==> 11-22 <==
// lidar_system_top
module lidar_system_top (
    input  wire clk,
    input  wire rst,
    input  wire rx,      
    output wire tx,      
    output wire [15:0] dbg_max_idx,
    output wire [15:0] dbg_min_idx,
    output wire [15:0] dbg_max_dist,
    output wire [15:0] dbg_min_dist,
    output wire [15:0] dbg_obs_alert,
    output wire [15:0] dbg_max_angle,
    output wire [15:0] dbg_min_angle,
    output wire        dbg_angle_done
);
clock: 6.45 ns
lec_check: 0
cap_margin: 40
core_aspect_ratio: 0.69
core_margin: 2
core_utilization: 72
cts_cluster_diameter: 25
gpl_routability_driven: 0
gpl_timing_driven: 1
hold_slack_margin: -0.1
place_density: 0.64
setup_slack_margin: 1.29
slew_margin: 20
tns_end_percent: 5
run.sh (not shown) runs the stock make flow with config.mk's settings and CLKGATE_MAP_FILE=.
==> 04-06: changes against 11-22 <==
ABC_AREA = 1   (was not set)
CAP_MARGIN = 20   (was 40)
CORE_ASPECT_RATIO = not set   (was 0.69)
CTS_CLUSTER_DIAMETER = 252   (was 25)
GPL_ROUTABILITY_DRIVEN = not set   (was 0)
GPL_TIMING_DRIVEN = not set   (was 1)
HOLD_SLACK_MARGIN = not set   (was -0.1)
PLACE_DENSITY = 0.41   (was 0.64)
SETUP_SLACK_MARGIN = -0.37   (was 1.29)
TNS_END_PERCENT = not set   (was 5)
==> flow/constraint.sdc (replaced) <==
create_clock -name core_clock -period 6.47 [get_ports {clk}]
set_input_delay 1.2940 -clock core_clock [delete_from_list [all_inputs] [get_ports {clk}]]
set_output_delay 1.2940 -clock core_clock [all_outputs]
set_load 0.01 [all_outputs]
==> GITHUB_STEP_SUMMARY <==
## Synthesis and layout report

| Metric | Value |
|---|---|
| Layout Check Fails | negative setup slack |
| Final setup vio count | 22 |
| Outcome | finished with violations |
| Final worst slack | -1.90 ns |
the above is filed under 11-22

==> GITHUB_STEP_SUMMARY <==
### Yosys + OpenROAD results

| Metric | Value |
|---|---|
| Yosys Chip Area | approximately 53000 um2 |
| Dpl ws | -1.18 ns |
| Die Size | between 70000 and 80000 um2 |
| Basic Gates by Area | around a fifth |
| Outcome | aborted with a tool error |
| Post-synth top area cell | fa_1 |
| Fail Step | 5_1_grt |
| Gate Count Post-Synth | 7261 |
| Main area contributors | fa_1 31%, dfxtp_1 17%, nand2_1 12%, inv_1 12%, ha_1 8.4% |
the above is filed under 04-06


---

==> inputs of run P <==
Starting RTL as in the previous note.
Settings: LEC_CHECK=0, CAP_MARGIN=40, CORE_ASPECT_RATIO=0.69, CORE_MARGIN=2, CORE_UTILIZATION=72, GPL_ROUTABILITY_DRIVEN=0, GPL_TIMING_DRIVEN=1, HOLD_SLACK_MARGIN=-0.1, PLACE_DENSITY_LB_ADDON=0.1, SLEW_MARGIN=20, TNS_END_PERCENT=5; clock period 6.78 ns.
==> run E: changes against run P <==
ABC_AREA = 1   (was not set)
CAP_MARGIN = 20   (was 40)
CORE_ASPECT_RATIO = 1.67   (was 0.69)
CORE_UTILIZATION = 40   (was 72)
GPL_ROUTABILITY_DRIVEN = not set   (was 0)
GPL_TIMING_DRIVEN = 0   (was 1)
HOLD_SLACK_MARGIN = 0.11   (was -0.1)
PLACE_DENSITY_LB_ADDON = not set   (was 0.1)
SLEW_MARGIN = 0   (was 20)
TNS_END_PERCENT = 90   (was 5)
==> flow/constraint.sdc (replaced) <==
create_clock -name core_clock -period 10.0 [get_ports {clk}]
set_input_delay 2.0000 -clock core_clock [delete_from_list [all_inputs] [get_ports {clk}]]
set_output_delay 2.0000 -clock core_clock [all_outputs]
set_load 0.01 [all_outputs]
==> qor summary <==
Result of the run: run E timing/DRC/antenna clean; run P failed layout checks
Layout check failures: run E -; run P negative setup slack
Routed metal-1 wirelength: run E 69700 microns; run P 67700 microns
Die Y: run E 476 microns; run P 230 microns
Worst Hold Depth: run E 2; run P 1
Summed instance area of the synthesized netlist: run E 0.0534 sq mm; run P 0.0531 sq mm
Critical Path RT: run E 10.50 ns; run P 7.25 ns
Most repeated cell in the gate-level netlist after synthesis: run E sky130_fd_sc_hd__nand2_1; run P sky130_fd_sc_hd__inv_1
Basic-gate share of the synthesized area counting and, or, nand and nor cells: run E 21.1%; run P 17.8%
Flop2flop setup slack: run E 0.43 ns; run P -1.75 ns
Total power divided by cell area: run E 61.9 mW/mm^2; run P 80.5 mW/mm^2
Sequential portion of the cell area: run E 15.3%; run P 14.3%
Multi-input combinational area share: run E 63.9%; run P 63.2%
Launch point of the worst hold path: run E u_dp.u_parser.frame_done; run P u_rxd.rx_ff1
Number of cells traversed by the worst register-to-register path: run E 33; run P 35
Core occupancy in the finished layout: run E 43.9%; run P 86.2%
Number of vias per cell: run E 5.22; run P 6.47
Part of the power in the clock network: run E 48.7%; run P 46.7%
Synthesized area per cell: run E 7.36 sq um; run P 8.48 sq um
Mux frac, synth: run E 0.0375%; run P 4.05%
Cell resize tally after clock tree synthesis: run E 1; run P 82
Well-Tap Cells: run E 1750; run P 966
Post-Syn Nets: run E 8436; run P 7429
Count of TritonRoute iterations in the first routing pass: run E 9; run P 12
Count of inserted antenna diode cells: run E 2; run P 4
Count of placed standard cells in the final layout, fillers left out: run E 9207; run P 7817

---

==> job 992 <==
lidar_system_top again, from the RTL that the note above started with.
clock: 9.37 ns
lec_check: 0
cap_margin: 40
core_aspect_ratio: 0.69
core_margin: 2
core_utilization: 46
cts_cluster_diameter: 129
gpl_routability_driven: 0
gpl_timing_driven: 1
place_density_lb_addon: 0.1
setup_slack_margin: 0.91
slew_margin: 35
tns_end_percent: 5
==> job 3425 (differences from job 992) <==
- ABC_AREA: default -> 0
- CORE_ASPECT_RATIO: 0.69 -> 0.92
- CORE_UTILIZATION: 46 -> 72
- CTS_CLUSTER_DIAMETER: 129 -> 236
- MAX_ROUTING_LAYER: default -> met4
- PLACE_DENSITY_LB_ADDON: 0.1 -> 0.04
- SETUP_SLACK_MARGIN: 0.91 -> 2.0
- SLEW_MARGIN: 35 -> 20
==> flow/constraint.sdc (replaced) <==
create_clock -name core_clock -period 7.04 [get_ports {clk}]
set_input_delay 1.4080 -clock core_clock [delete_from_list [all_inputs] [get_ports {clk}]]
set_output_delay 1.4080 -clock core_clock [all_outputs]
set_load 0.01 [all_outputs]
==> job 4736 (differences from job 992) <==
- ABC_AREA: default -> 1
- CAP_MARGIN: 40 -> 20
- CORE_ASPECT_RATIO: 0.69 -> default
- CORE_UTILIZATION: 46 -> 72
- CTS_CLUSTER_DIAMETER: 129 -> 252
- GPL_ROUTABILITY_DRIVEN: 0 -> default
- GPL_TIMING_DRIVEN: 1 -> default
- PLACE_DENSITY: default -> 0.41
- PLACE_DENSITY_LB_ADDON: 0.1 -> default
- SETUP_SLACK_MARGIN: 0.91 -> 1.67
- SLEW_MARGIN: 35 -> 20
- TNS_END_PERCENT: 5 -> default
==> flow/constraint.sdc (replaced) <==
create_clock -name core_clock -period 6.58 [get_ports {clk}]
set_input_delay 1.3160 -clock core_clock [delete_from_list [all_inputs] [get_ports {clk}]]
set_output_delay 1.3160 -clock core_clock [all_outputs]
set_load 0.01 [all_outputs]
==> job 4748 (differences from job 992) <==
- CAP_MARGIN: 40 -> 20
- CORE_ASPECT_RATIO: 0.69 -> default
- CORE_UTILIZATION: 46 -> 68
- CTS_CLUSTER_DIAMETER: 129 -> default
- GPL_ROUTABILITY_DRIVEN: 0 -> default
- GPL_TIMING_DRIVEN: 1 -> default
- PLACE_DENSITY: default -> 0.36
- PLACE_DENSITY_LB_ADDON: 0.1 -> default
- SETUP_SLACK_MARGIN: 0.91 -> default
- SLEW_MARGIN: 35 -> 20
- TNS_END_PERCENT: 5 -> default
==> flow/constraint.sdc (replaced) <==
create_clock -name core_clock -period 5.06 [get_ports {clk}]
set_input_delay 1.0120 -clock core_clock [delete_from_list [all_inputs] [get_ports {clk}]]
set_output_delay 1.0120 -clock core_clock [all_outputs]
set_load 0.01 [all_outputs]
==> comparison table <==
Most frequent cell on the critical path: job 4736 nand2_1; job 992 fa_1; job 3425 fa_1; job 4748 fa_1
Top-area cell share: job 4736 0.305; job 992 0.307; job 3425 0.307; job 4748 0.307
Largest fanout on the critical path: job 4736 11; job 992 9; job 3425 13; job 4748 8
Worst R2R Path Depth: job 4736 40; job 992 26; job 3425 31; job 4748 34
Number of signal-net inverters in the final layout: job 4736 1672; job 992 1070; job 3425 1070; job 4748 1070
Core Density at Floorplan: job 4736 0.730; job 992 0.464; job 3425 0.727; job 4748 0.686
Worst hold-check slack: job 4736 0.419 ns; job 992 0.412 ns; job 3425 0.417 ns; job 4748 0.454 ns
Number of antenna cells inserted: job 4736 4; job 992 2; job 3425 3; job 4748 1
Run status: job 4736 complete, but fails checks; job 992 finished clean; job 3425 complete, but fails checks; job 4748 complete, but fails checks
Reasons for failing layout checks: job 4736 setup timing; job 992 -; job 3425 setup timing; job 4748 setup timing
Number of well taps: job 4736 959; job 992 1522; job 3425 970; job 4748 1040
Slew at the pin closest to its max-slew limit: job 4736 1.14 ns; job 992 0.844 ns; job 3425 0.864 ns; job 4748 1.11 ns
Yosys-reported design area after synthesis: job 4736 0.0534 sq mm; job 992 0.0531 sq mm; job 3425 0.0531 sq mm; job 4748 0.0531 sq mm
Max incr delay on CP: job 4736 0.56 ns; job 992 0.60 ns; job 3425 0.59 ns; job 4748 0.55 ns

---

==> trial 84 <==
lidar_system_top again, from the RTL that the note above started with.
Settings: LEC_CHECK=0, ABC_AREA=0, CAP_MARGIN=20, CORE_ASPECT_RATIO=1.67, CORE_MARGIN=2, CORE_UTILIZATION=40, HOLD_SLACK_MARGIN=0.11, SLEW_MARGIN=5, TNS_END_PERCENT=30; clock period 10.0 ns.
==> build 23 (differences from trial 84) <==
CAP_MARGIN = 40   (was 20)
CORE_ASPECT_RATIO = 0.87   (was 1.67)
CORE_UTILIZATION = 72   (was 40)
CTS_CLUSTER_DIAMETER = 236   (was default)
GPL_ROUTABILITY_DRIVEN = 0   (was default)
GPL_TIMING_DRIVEN = 1   (was default)
HOLD_SLACK_MARGIN = default   (was 0.11)
MAX_ROUTING_LAYER = met4   (was default)
PLACE_DENSITY_LB_ADDON = 0.04   (was default)
SETUP_SLACK_MARGIN = -0.33   (was default)
SLEW_MARGIN = 20   (was 5)
TNS_END_PERCENT = 5   (was 30)
==> flow/constraint.sdc (replaced) <==
create_clock -name core_clock -period 7.04 [get_ports {clk}]
set_input_delay 1.4080 -clock core_clock [delete_from_list [all_inputs] [get_ports {clk}]]
set_output_delay 1.4080 -clock core_clock [all_outputs]
set_load 0.01 [all_outputs]
==> trial 22 (differences from trial 84) <==
ABC_AREA = 1   (was 0)
CAP_MARGIN = 30   (was 20)
CELL_PAD_IN_SITES_DETAIL_PLACEMENT = 2   (was default)
CELL_PAD_IN_SITES_GLOBAL_PLACEMENT = 3   (was default)
CORE_ASPECT_RATIO = 1.48   (was 1.67)
CORE_UTILIZATION = 66   (was 40)
GPL_ROUTABILITY_DRIVEN = 0   (was default)
GPL_TIMING_DRIVEN = 1   (was default)
HOLD_SLACK_MARGIN = default   (was 0.11)
MIN_ROUTING_LAYER = met2   (was default)
PLACE_DENSITY = 0.63   (was default)
SETUP_SLACK_MARGIN = 2.55   (was default)
SLEW_MARGIN = 25   (was 5)
TNS_END_PERCENT = default   (was 30)
==> comparison <==
- Trial 22 ended with an error in 3_1_place_gp_skip_io with GPL-0301. Trial 84 ran to the end with no violations. Build 23 ran to the end with violations: negative setup slack.
- Of trial 22 and build 23, trial 22 has the higher synthesized cell count (gap 16%, measured against build 23).
- Of trial 84 and build 23, build 23 has the higher utilization (gap 42 points).
- Of trial 22 and trial 84, trial 22 has the higher synthesized area (gap about 0.65%, measured against trial 84).
- Clock skew is about the same in build 23 and trial 84.
- Of build 23 and trial 84, trial 84 has the higher register-to-register slack (gap 1.8 ns).
- Of build 23 and trial 84, trial 84 has the higher cell count (gap 1.7%, measured against trial 84).
- Hold slack: build 23 is better than trial 84 (0.029 ns).
- Between trial 84 and build 23, the lower total power is in trial 84 (gap about 30%, measured against build 23).
- Against trial 84, the wire length of build 23 is smaller by 5.2%.
==> figures <==
Outcome: trial 22 did not finish; trial 84 finished clean; build 23 failed layout checks
Last stage reached: trial 22 3_1_place_gp_skip_io; trial 84 -; build 23 -
Reasons for failing layout checks: trial 22 -; trial 84 -; build 23 negative setup slack
Number of buffers inserted by post-CTS setup repair: trial 22 -; trial 84 0; build 23 6
Setup total negative slack: trial 22 -; trial 84 0 ns; build 23 -25.39 ns
Tap cell instance count: trial 22 -; trial 84 1740; build 23 987
Non-clock buffer area fraction after layout: trial 22 -; trial 84 3.76%; build 23 11.6%
Endpoint of the most critical setup path: trial 22 -; trial 84 u_dp.u_angle.max_angle[11]; build 23 u_dp.u_angle.max_angle[13]
Worst Tran Pin Value: trial 22 -; trial 84 1.07 ns; build 23 0.797 ns
Routed len/inst: trial 22 -; trial 84 22.0 µm; build 23 21.2 µm
Number of vias in the routed layout: trial 22 -; trial 84 42900; build 23 47800
Placed wire-length estimate after detailed placement: trial 22 -; trial 84 141 mm; build 23 131 mm
Power Dens Cells: trial 22 -; trial 84 59.3 mW/mm²; build 23 77.4 mW/mm²
Pin count of the biggest net entering global routing: trial 22 -; trial 84 102; build 23 99
Tally of non-filler cells in the final layout: trial 22 -; trial 84 7954; build 23 7815
Clock input transition at the sequential cells of the worst setup and hold paths: trial 22 -; trial 84 0.07 ns; build 23 0.07 ns
Setup slack of the most critical reg-to-reg path: trial 22 -; trial 84 0.56 ns; build 23 -1.26 ns
Net total in the final layout: trial 22 -; trial 84 7361; build 23 7972
Final instance area: trial 22 -; trial 84 0.0575 mm²; build 23 0.0622 mm²
Count of multi-input combinational gates: trial 22 -; trial 84 4390; build 23 4390
Cell group occupying the most layout area: trial 22 -; trial 84 combinational gates; build 23 combinational gates
Clock net power: trial 22 -; trial 84 1.59 mW; build 23 2.22 mW

---

==> run G: inputs <==
lidar_system_top again, from the RTL that the note above started with.
clock: 3.52 ns
lec_check: 0
cap_margin: 20
core_margin: 2
core_utilization: 68
cts_cluster_size: 99
place_density: 0.36
slew_margin: 20
tns_end_percent: 15
==> run A: changes against run G <==
==> flow/config.mk (replaced) <==
export PLATFORM = sky130hd
export DESIGN_NAME = lidar_system_top
export DESIGN_NICKNAME = lidar_system_top
export VERILOG_FILES = /design/flow/design.v
export SDC_FILE = /design/flow/constraint.sdc
export NUM_CORES = 4
export LEC_CHECK = 0
export ABC_AREA = 1
export CAP_MARGIN = 20
export CELL_PAD_IN_SITES_DETAIL_PLACEMENT = 1
export CORE_MARGIN = 10
export CORE_UTILIZATION = 50
export GPL_ROUTABILITY_DRIVEN = 0
export MIN_ROUTING_LAYER = met2
export PLACE_DENSITY = 0.63
export SETUP_SLACK_MARGIN = 2.55
export SLEW_MARGIN = 20
==> flow/constraint.sdc (replaced) <==
create_clock -name core_clock -period 10.0 [get_ports {clk}]
set_input_delay 2.0000 -clock core_clock [delete_from_list [all_inputs] [get_ports {clk}]]
set_output_delay 2.0000 -clock core_clock [all_outputs]
set_load 0.01 [all_outputs]
==> run H: changes against run G <==
==> flow/config.mk (replaced) <==
export PLATFORM = sky130hd
export DESIGN_NAME = lidar_system_top
export DESIGN_NICKNAME = lidar_system_top
export VERILOG_FILES = /design/flow/design.v
export SDC_FILE = /design/flow/constraint.sdc
export NUM_CORES = 4
export LEC_CHECK = 0
export ABC_AREA = 1
export CAP_MARGIN = 20
export CELL_PAD_IN_SITES_DETAIL_PLACEMENT = 2
export CELL_PAD_IN_SITES_GLOBAL_PLACEMENT = 3
export CORE_ASPECT_RATIO = 1.48
export CORE_MARGIN = 2
export CORE_UTILIZATION = 66
export GPL_ROUTABILITY_DRIVEN = 0
export GPL_TIMING_DRIVEN = 0
export MIN_ROUTING_LAYER = met2
export PLACE_DENSITY = 0.63
export SETUP_SLACK_MARGIN = 2.55
export SLEW_MARGIN = 25
==> flow/constraint.sdc (replaced) <==
create_clock -name core_clock -period 10.0 [get_ports {clk}]
set_input_delay 2.0000 -clock core_clock [delete_from_list [all_inputs] [get_ports {clk}]]
set_output_delay 2.0000 -clock core_clock [all_outputs]
set_load 0.01 [all_outputs]
==> results <==
quantity	run H	run G	run A
Horizontal die size	238 um	283 um	347 um
Number of clock sinks	-	446	446
Post-CTS setup buffers	-	30	101
Instance tally after logic synthesis	7,261	6,254	7,261
Clock root cell	-	sky130_fd_sc_hd__clkbuf_16	sky130_fd_sc_hd__clkbuf_16
Initial standard-cell utilization of the core	66.8%	68.6%	50.5%
Post-Synth Simple-Gate Area	21.1%	17.8%	21.1%
Port Buffer Count	-	116	116
Ys cells	7,261	6,254	7,261
Portion of synthesized cell area occupied by the leading cell type	30.5%	30.7%	30.5%
Mean cell area of the mapped netlist	7.36 um2	8.48 um2	7.36 um2
HPWL after detailed placement	-	131,000 um	161,000 um
Worst setup slack after placement	-	-4880 ps	1040 ps
Chip area estimate from yosys synthesis	53,400 um2	53,100 um2	53,400 um2
Number of clock buffers inserted by TritonCTS	-	44	48
Number of buffers added to fix hold violations after cts	-	0	0
Floorplan net count	8,436	7,429	8,436
Die height	350 um	283 um	347 um
Count of different cell masters after synthesis	56	93	56
Outcome	did not finish	failed layout checks	did not finish
Stage where the flow stopped	global placement without I/O (3_1_place_gp_skip_io)	-	global routing (5_1_grt)
Layout check failures	-	setup timing	-
Placed cell area	-	61,000 um2	55,900 um2
Core region area	79,900 um2	77,300 um2	106,000 um2
Number of cell rows	126	102	119
Power is estimated from default activity; no workload was simulated.
